Setup of try-yarrow:
Design fft_4pt, start of the top module:
module fft_4pt #(
    parameter DATA_WIDTH = 16
) (
    input clk,
    input rst_n,
    input data_valid_in,
    input  signed [DATA_WIDTH-1:0] x0_r,
    input  signed [DATA_WIDTH-1:0] x0_i,
    input  signed [DATA_WIDTH-1:0] x1_r,
    input  signed [DATA_WIDTH-1:0] x1_i,
    input  signed [DATA_WIDTH-1:0] x2_r,
    input  signed [DATA_WIDTH-1:0] x2_i,
    input  signed [DATA_WIDTH-1:0] x3_r,
    input  signed [DATA_WIDTH-1:0] x3_i,
    output data_valid_out,
    output signed [DATA_WIDTH+1:0] X0_r,
    output signed [DATA_WIDTH+1:0] X0_i,
    output signed [DATA_WIDTH+1:0] X1_r,
    output signed [DATA_WIDTH+1:0] X1_i,
    output signed [DATA_WIDTH+1:0] X2_r,
    output signed [DATA_WIDTH+1:0] X2_i,
    output signed [DATA_WIDTH+1:0] X3_r,
    output signed [DATA_WIDTH+1:0] X3_i
);
For scale: about 2400 cells after synthesis, ~24000 um^2 of cells after synthesis.
make LEC_CHECK=0 ABC_AREA=0 CAP_MARGIN=20 CELL_PAD_IN_SITES_DETAIL_PLACEMENT=0 CORE_MARGIN=2 CORE_UTILIZATION=67 CTS_CLUSTER_SIZE=15 GPL_TIMING_DRIVEN=1 MAX_ROUTING_LAYER=met4 MIN_ROUTING_LAYER=met1 SETUP_SLACK_MARGIN=0.43 SLEW_MARGIN=20 finish   # period 2.33 ns
run.sh (not shown) runs the stock make flow with config.mk's settings and CLKGATE_MAP_FILE=.
FAIL try-yarrow @ global routing: tool exited with error
[inputs] try-tundra vs try-yarrow
Settings: GPL_TIMING_DRIVEN: 1 -> unset; CORE_UTILIZATION: 67 -> 66; ABC_AREA: 0 -> unset; CTS_CLUSTER_SIZE: 15 -> unset; MIN_ROUTING_LAYER: met1 -> unset; CELL_PAD_IN_SITES_DETAIL_PLACEMENT: 0 -> unset; MAX_ROUTING_LAYER: met4 -> unset; the clock period (ns, I/O delays scaled along): 2.33 -> 3.0.
Results
Flow for try-yarrow halted at global routing, error code DPL-0038. try-tundra: all stages complete, timing, DRC and antenna checks passed. try-tundra -> try-yarrow: xor/xnor cell area share of the yosys netlist flat. As far as synthesized area goes, try-tundra and try-yarrow are indistinguishable; the numbers are identical. Compared with try-yarrow, try-tundra shows placement-stage cell area lower by 1400 um^2. [diff] pre-CTS worst setup slack, try-tundra relative to try-yarrow: improvement. Comparing try-tundra against try-yarrow, there is no change at all in count of mapped cells out of synthesis. try-tundra vs try-yarrow — buffers inserted during post-CTS setup optimization dropped 118. Compared with try-yarrow, in try-tundra effective utilization at floorplan decreased 1.5 points, total die area increased about 1.5%.
Input changes introduced in try-indigo (baseline for comparison: try-tundra):
Settings: changing CORE_UTILIZATION from 66 to 40; removing SETUP_SLACK_MARGIN (formerly 0.43).
--- outcome ---
- try-indigo ended up with a lower wire length of the first global-routing pass than try-tundra did.
- Diff try-tundra -> try-indigo | met3 wire length | decrease of 34%
- [try-indigo vs try-tundra] largest net degree at the start of global routing: lower in try-indigo
- Compared with try-tundra, in try-indigo combinational group share of total power lower; share of the cycle needed by the critical path after routing rose by 5.1 points; aggregate routed wire length -3400 um.


## harbor
Starting RTL as in the previous note.
Settings: LEC_CHECK=0, ABC_AREA=1, CAP_MARGIN=25, CELL_PAD_IN_SITES_DETAIL_PLACEMENT=2, CORE_MARGIN=9, CORE_UTILIZATION=63, CTS_CLUSTER_DIAMETER=124, GPL_ROUTABILITY_DRIVEN=0, MIN_ROUTING_LAYER=met2, PLACE_DENSITY=0.78, SLEW_MARGIN=35, TNS_END_PERCENT=75; clock period 3.0 ns.
Stage in which a tool error killed harbor: detailed placement.
What quartz does differently from harbor at the input level:
# harbor
export LEC_CHECK = 0
export ABC_AREA = 1
export CAP_MARGIN = 25
export CELL_PAD_IN_SITES_DETAIL_PLACEMENT = 2
export CORE_MARGIN = 9
export CORE_UTILIZATION = 63
export CTS_CLUSTER_DIAMETER = 124
export GPL_ROUTABILITY_DRIVEN = 0
export MIN_ROUTING_LAYER = met2
export PLACE_DENSITY = 0.78
export SLEW_MARGIN = 35
export TNS_END_PERCENT = 75
create_clock -name core_clock -period 3.0 [get_ports {clk}]
# quartz
export LEC_CHECK = 0
export CAP_MARGIN = 20
export CELL_PAD_IN_SITES_GLOBAL_PLACEMENT = 2
export CORE_MARGIN = 2
export CORE_UTILIZATION = 47
export CTS_CLUSTER_SIZE = 38
export SETUP_SLACK_MARGIN = 0.22
export SLEW_MARGIN = 20
export TNS_END_PERCENT = 45
create_clock -name core_clock -period 3.0 [get_ports {clk}]
## What came out
Against harbor, quartz comes in about 23% higher on area of the core.
Going from harbor to quartz, the die area was enlarged.
Number of nets in the synthesized netlist, harbor and quartz, lower one = quartz.
Taking harbor as the reference point, the synthesized-area fraction occupied by ao, oa, aoi and oai cells of quartz rises by 9.2 points.
When quartz is set beside harbor, its synthesized chip area reported by yosys turns out to be about 8% smaller.
Across harbor and quartz, a clean result was obtained everywhere but in harbor.
Diff harbor -> quartz: instance count of the mapped netlist down 910, distinct cell type count after synthesis went up 54.
Height of the die of quartz exceeds that of harbor by a few percent.
### quartz -> violet
# quartz
export LEC_CHECK = 0
export CAP_MARGIN = 20
export CELL_PAD_IN_SITES_GLOBAL_PLACEMENT = 2
export CORE_MARGIN = 2
export CORE_UTILIZATION = 47
export CTS_CLUSTER_SIZE = 38
export SETUP_SLACK_MARGIN = 0.22
export SLEW_MARGIN = 20
export TNS_END_PERCENT = 45
create_clock -name core_clock -period 3.0 [get_ports {clk}]
# violet
export LEC_CHECK = 0
export CAP_MARGIN = 20
export CORE_MARGIN = 2
export CORE_UTILIZATION = 70
export CTS_CLUSTER_SIZE = 35
export SETUP_SLACK_MARGIN = 0.78
export SLEW_MARGIN = 20
create_clock -name core_clock -period 3.0 [get_ports {clk}]
[summary]
- The log for violet ends in global routing with error GRT-0232, so the run never completed.
- quartz → violet: synthesized net count held steady, starting density of the core grew by 23 points, final HPWL from detailed placement grew by 0.76%.
- The total setup buffers inserted after CTS in violet was higher than what quartz gave.
The following lists how sierra was set up differently from violet:
# violet
export LEC_CHECK = 0
export CAP_MARGIN = 20
export CORE_MARGIN = 2
export CORE_UTILIZATION = 70
export CTS_CLUSTER_SIZE = 35
export SETUP_SLACK_MARGIN = 0.78
export SLEW_MARGIN = 20
create_clock -name core_clock -period 3.0 [get_ports {clk}]
# sierra
export LEC_CHECK = 0
export CAP_MARGIN = 20
export CORE_MARGIN = 2
export CORE_UTILIZATION = 34
export SLEW_MARGIN = 20
create_clock -name core_clock -period 2.83 [get_ports {clk}]
--- outcome ---
- In summary, sierra completed successfully, with a layout that passed the timing, DRC and antenna checks.
- Last weighted congestion value of the routability-driven placer of sierra falls short of that of violet by more than 10%.
- [compare] base=violet new=sierra: die size increased by 36000 um2 relative to the old numbers; number of buffers added for setup after CTS now smaller.
- sierra: count of instances resized after the clock tree is built 308 below violet
- Core region area grows by more than 100% when moving from violet to sierra.
- As far as compound-gate portion of the synthesized area is concerned, violet and sierra perform about the same.
- Going from violet to sierra, HPWL after detailed placement grew by a little under 10%.
- Relative to violet, the number of buffers created by CTS measured on sierra has increased by a little under 10%.
Input-level comparison between ember and sierra:
# sierra
export LEC_CHECK = 0
export CAP_MARGIN = 20
export CORE_MARGIN = 2
export CORE_UTILIZATION = 34
export SLEW_MARGIN = 20
create_clock -name core_clock -period 2.83 [get_ports {clk}]
# ember
export LEC_CHECK = 0
export CAP_MARGIN = 20
export CORE_MARGIN = 2
export CORE_UTILIZATION = 66
export SETUP_SLACK_MARGIN = 0.41
export SLEW_MARGIN = 20
create_clock -name core_clock -period 1.57 [get_ports {clk}]
Results
ember: it failed during clock tree synthesis, and the tool reported DPL-0038.
Diff ember and sierra: pre-CTS worst setup slack higher in sierra
Complex-gate fraction of the synthesized area came out exactly the same in ember and sierra.
Between ember and sierra, the detailed placer's ending HPWL is higher for ember.
Relative to sierra, the global placement routability congestion measured on ember has increased by more than 10%.


## job 101
Starting RTL as in the previous note.
Settings: LEC_CHECK=0, ABC_AREA=1, CAP_MARGIN=0, CORE_MARGIN=2, CORE_UTILIZATION=72, CTS_CLUSTER_SIZE=15, PLACE_DENSITY_LB_ADDON=0.06, SETUP_SLACK_MARGIN=0.17, SLEW_MARGIN=20; clock period 0.569 ns.
The flow ended early for job 101: it failed with a tool error in clock tree synthesis.
Relative to job 101, the following input files were edited for job 102:
Settings: PLACE_DENSITY_LB_ADDON: 0.06 -> unset; ABC_AREA: 1 -> unset; CTS_CLUSTER_SIZE: 15 -> unset; SETUP_SLACK_MARGIN: 0.17 -> unset; CORE_UTILIZATION: 72 -> 40; CAP_MARGIN: 0 -> 20; the clock period (ns, I/O delays scaled along): 0.569 -> 2.83.
--- outcome ---
Job 102 vs job 101 — area of the mapped netlist dropped 8.2%. Job 102 vs job 101 on yosys stat chip area: job 102 is the lower one. Post-synthesis area per instance: job 102 and job 101 compared, lower one is job 101. | horizontal die dimension | job 102 vs job 101 | about 28% higher |. Job 102 has die boundary height above what job 101 had. Synthesized cell count: job 102 vs job 101 down 910. Compared with job 101, in job 102 simple-gate area share of the yosys netlist decreased 13 points, mux cell area share after synthesis saw an increase. Summary of job 101 and job 102: one run falls short of a clean finish, namely job 101. Job 101 never completed; the flow aborted with a tool error in clock tree synthesis. Taking job 101 as the reference, in job 102 worst setup slack after placement +1.54 ns; core footprint +64%; die area +24000 um2.
--- input diff job 102..job 103 ---
Settings: CTS_CLUSTER_DIAMETER: unset -> 100; CORE_UTILIZATION: 40 -> 66; the clock period (ns, I/O delays scaled along): 2.83 -> 1.57.
--- outcome ---
Of job 103 and job 102, only job 103 never reached the final stage. Job 103: DPL-0038 in clock tree synthesis -> run aborted. What job 103 reported for number of cells in the design after placement has to be multiplied by 0.926 to get the figure for job 102. Horizontal extent of the die down 54 um in job 103 wrt job 102. Job 103 ended with more area of placed instances than job 102. Delta (job 103 minus job 102): synthesized net count neither gained nor lost much; portion of the post-synthesis area used by sequential elements essentially unchanged. Higher worst slack after detailed placement among job 103 and job 102: job 102.
No activity file was given, so power comes from the tool's default toggle rates.
